==> flow/design.v (excerpt) <==
module riscv_core(
    input           sys_clk         ,
    input           sys_rst_n       ,
    output  reg     led_test        ,
    output          iram_cs         ,
    output  [11:0]  iram_addr       ,
    input   [31:0]  iram_rdata      ,
    output          dram_cs         ,
    output  [3:0]   dram_we         ,
    output  [11:0]  dram_addr       ,
    output  [31:0]  dram_wdata      ,
    input   [31:0]  dram_rdata      
);
reg     [31:0]  PC                          ;
wire    [31:0]  alu_add4_data               ; 
wire    [31:0]  pc_mux_data                 ;
wire    [31:0]  alu_imm_data                ;
wire    [31:0]  instruct_data               ;
wire    [31:0]  PC_line2_out                ;
wire    [31:0]  instruct_data_line2_out     ;
wire    [6:0]   instruct_op                 ;
wire    [2:0]   instruct_func3              ;
wire            ctrl_mux_sel                ;
wire            if_flush                    ;
wire            pc_mux_sel                  ;
wire            pc_stop                     ;
wire    [1:0]   imm_add_data0_sel           ;
wire    [1:0]   rd_data_sel                 ;
wire            rd_addr_sel                 ;
wire            reg_wr_imm                  ;
wire            reg_wr_wb                   ;
wire            mem2reg_sel                 ;
wire    [1:0]   exAlu_op                    ;
wire            mem_wr                      ;
wire            mem_rd                      ;
wire    [2:0]   mem_op                      ;
wire            exAlu_data1_sel             ;
wire            ctrl_mux_reg_wr             ;
wire            ctrl_mux_mem2reg_sel        ;
wire    [1:0]   ctrl_mux_exAlu_op           ;
wire            ctrl_mux_mem_wr             ;
wire            ctrl_mux_mem_rd             ;
wire    [2:0]   ctrl_mux_mem_op             ;
wire            ctrl_mux_exAlu_data1_sel    ;
wire    [4:0]   rs_reg1_addr                ;  
wire    [4:0]   rs_reg2_addr                ;  
wire    [31:0]  rs_reg1_rdata               ;
wire    [31:0]  rs_reg2_rdata               ;
wire    [31:0]  rd_wdata_mux                ;
wire    [4:0]   rd_addr_mux                 ;
wire            reg_wr_mux                  ;
wire    [31:0]  imm_gen_data                ;
  ...
Size: ~78000 um^2 of cells after synthesis.
make LEC_CHECK=0 ABC_AREA=1 CAP_MARGIN=10 CELL_PAD_IN_SITES_DETAIL_PLACEMENT=0 CELL_PAD_IN_SITES_GLOBAL_PLACEMENT=0 CORE_MARGIN=2 CORE_UTILIZATION=72 GPL_ROUTABILITY_DRIVEN=1 MIN_ROUTING_LAYER=met1 PLACE_DENSITY_LB_ADDON=0.2 SETUP_SLACK_MARGIN=0.64 SLEW_MARGIN=20 TNS_END_PERCENT=100 finish   # period 5.74 ns
run.sh (not shown) runs the stock make flow with config.mk's settings and CLKGATE_MAP_FILE=.
The baseline ended with an error in global routing on GRT-0232.
Edit:
==> flow/config.mk (replaced) <==
export PLATFORM = sky130hd
export DESIGN_NAME = riscv_core
export DESIGN_NICKNAME = riscv_core
export VERILOG_FILES = /design/flow/design.v
export SDC_FILE = /design/flow/constraint.sdc
export NUM_CORES = 4
export LEC_CHECK = 0
export CAP_MARGIN = 10
export CELL_PAD_IN_SITES_DETAIL_PLACEMENT = 0
export CELL_PAD_IN_SITES_GLOBAL_PLACEMENT = 1
export CORE_MARGIN = 2
export CORE_UTILIZATION = 49
export GPL_ROUTABILITY_DRIVEN = 1
export MIN_ROUTING_LAYER = met1
export SETUP_SLACK_MARGIN = 1.94
export SLEW_MARGIN = 20
export TNS_END_PERCENT = 15
==> flow/constraint.sdc (replaced) <==
create_clock -name core_clock -period 8.04 [get_ports {sys_clk}]
set_input_delay 1.6080 -clock core_clock [delete_from_list [all_inputs] [get_ports {sys_clk}]]
set_output_delay 1.6080 -clock core_clock [all_outputs]
set_load 0.01 [all_outputs]
Effect: Now the flow ran to the end with no violations. Synthesized area fell by 5.0%. Synthesized cell count fell by 22%. Die area rose by 39%.
Edit:
==> flow/config.mk (replaced) <==
export PLATFORM = sky130hd
export DESIGN_NAME = riscv_core
export DESIGN_NICKNAME = riscv_core
export VERILOG_FILES = /design/flow/design.v
export SDC_FILE = /design/flow/constraint.sdc
export NUM_CORES = 4
export LEC_CHECK = 0
export CAP_MARGIN = 20
export CELL_PAD_IN_SITES_DETAIL_PLACEMENT = 1
export CELL_PAD_IN_SITES_GLOBAL_PLACEMENT = 1
export CORE_MARGIN = 2
export CORE_UTILIZATION = 30
export GPL_ROUTABILITY_DRIVEN = 1
export PLACE_DENSITY = 0.45
export SLEW_MARGIN = 20
==> flow/constraint.sdc (replaced) <==
create_clock -name core_clock -period 10.0 [get_ports {sys_clk}]
set_input_delay 2.0000 -clock core_clock [delete_from_list [all_inputs] [get_ports {sys_clk}]]
set_output_delay 2.0000 -clock core_clock [all_outputs]
set_load 0.01 [all_outputs]
Worst setup slack is better by 0.60 ns.
Routed wire length increases by about 20%.
Final area increases by 1.3%.
Sequential share of layout area decreases by 0.49 points.
Via count decreases by about 3.7%.
Power decreases by 15%.
Worst hold slack is better by 0.0036 ns.
Edit:
==> flow/constraint.sdc (replaced) <==
create_clock -name core_clock -period 7.76 [get_ports {sys_clk}]
set_input_delay 1.5520 -clock core_clock [delete_from_list [all_inputs] [get_ports {sys_clk}]]
set_output_delay 1.5520 -clock core_clock [all_outputs]
set_load 0.01 [all_outputs]
What happened: The new run completed with no timing, DRC or antenna violations; clock skew drops by 0.045 ns; via count climbs by 0.33%; total power climbs by 29%; cell count climbs by 1.3%; utilization climbs by 0.61 points; clock-buffer cell count drops by 3; non-clock buffer count climbs by 148; sequential share of layout area drops by 0.66 points; final area climbs by 1.7%.

---

## fjord
Starting RTL as in the previous note.
export LEC_CHECK = 0
export CAP_MARGIN = 5
export CELL_PAD_IN_SITES_DETAIL_PLACEMENT = 1
export CELL_PAD_IN_SITES_GLOBAL_PLACEMENT = 0
export CORE_ASPECT_RATIO = 0.57
export CORE_MARGIN = 2
export CORE_UTILIZATION = 42
export CTS_CLUSTER_DIAMETER = 55
export GPL_ROUTABILITY_DRIVEN = 0
export GPL_TIMING_DRIVEN = 1
export MIN_ROUTING_LAYER = met2
export SLEW_MARGIN = 30
create_clock -name core_clock -period 4.7 [get_ports {sys_clk}]
fjord failed in 5_1_grt with GRT-0116.
What maple does differently from fjord at the input level:
Settings: CAP_MARGIN now 20, was 5; CELL_PAD_IN_SITES_DETAIL_PLACEMENT now 0, was 1; GPL_TIMING_DRIVEN no longer set, was 1; SLEW_MARGIN now 20, was 30; CTS_CLUSTER_DIAMETER no longer set, was 55; GPL_ROUTABILITY_DRIVEN now 1, was 0; CORE_UTILIZATION now 61, was 42; CORE_ASPECT_RATIO no longer set, was 0.57; PLACE_DENSITY now 0.45, previously not set; SETUP_SLACK_MARGIN now 1.6, previously not set; MIN_ROUTING_LAYER no longer set, was met2; the clock period (ns, I/O delays scaled along) now 5.51, was 4.7.
### Flow results
The flow ended early for maple: it failed with a tool error in 5_1_grt. Relative to fjord, the die size measured on maple has decreased by more than a quarter. Going from fjord to maple, post-synthesis mux area share comparable; number of post-CTS setup repair buffers now larger; placed wire-length estimate now smaller; synthesized area comparable. The cell row count of maple exceeds that of fjord by 9.5%. Relative to fjord, vertical die dimension has increased by 31 um in maple. Lower number of instances resized during post-cts repair was reported by fjord, not maple. maple: number of cells in the design after placement 1193 below fjord. maple and fjord ended up with nearly the same post-synth area from yosys stat.
What tundra does differently from maple at the input level:
Settings: changing CELL_PAD_IN_SITES_GLOBAL_PLACEMENT from 0 to 1; changing SETUP_SLACK_MARGIN from 1.6 to 1.32; changing CORE_UTILIZATION from 61 to 52; setting CTS_CLUSTER_SIZE to 20 for the first time; changing the clock period (ns, I/O delays scaled along) from 5.51 to 4.95.
Notes after the runs:
maple did not finish; the tool stopped in 5_1_grt with error GRT-0116. Final checks on tundra, whose flow otherwise completed, came back failing, citing setup timing. From tundra to maple, number of ports placed on the die boundary did not move at all. Looking at core area across both flows, tundra is the weaker of the two, with maple ahead. For the standard-cell row count, tundra came in about 9% higher than maple did. tundra vs maple on total half-perimeter wirelength after legalization and detailed placement: tundra is the higher one. In the reports for tundra and maple, the smaller placement-stage cell area belongs to maple. Comparing maple against tundra, there is no change at all in synthesized area. Of tundra and maple, it is tundra that has the higher area enclosed by the die boundary.
--- input diff tundra..yarrow ---
Settings: CORE_UTILIZATION changed from 52 to 30; SETUP_SLACK_MARGIN removed (was 1.32); CTS_CLUSTER_SIZE removed (was 20); CELL_PAD_IN_SITES_DETAIL_PLACEMENT changed from 0 to 1; the clock period (ns, I/O delays scaled along) changed from 4.95 to 11.8.
--- outcome ---
yarrow closes out successfully: all stages finished, all timing, DRC and antenna checks passed. Summary of yarrow over tundra: via count of the first global-routing pass lost 6222; setup slack picked up an extra 3.75 ns; met1 global-route usage lost 15 points; die size picked up an extra 0.11 mm^2. Looking at routed wire length on met2 across tundra and yarrow, the one that comes out higher is yarrow. Comparing tundra and yarrow, the higher layout net count is on tundra.
diff inputs: yarrow => indigo
Settings: changing CORE_UTILIZATION from 30 to 18; changing the clock period (ns, I/O delays scaled along) from 11.8 to 7.76.
--- outcome ---
In the reports for indigo and yarrow, the smaller critical path arrival belongs to indigo. Of the two values seen for worst-path cell with the longest stage delay, mux2i_2 was produced by indigo and clkdlybuf4s50_1 by yarrow. Changes observed in indigo relative to yarrow: total number of vias climbed 1141; maximum buffer depth of the clock tree now larger; worst setup slack for register-to-register paths lost 3.51 ns; area of placed instances now sits higher. From yarrow to indigo the numbers moved as follows: critical path depth shows no meaningful change; leakage component of the power shows an increase of 2.1%; met3 layer wire length in the routed design shows an increase of 12%.
Power and IR drop assume default switching activity.
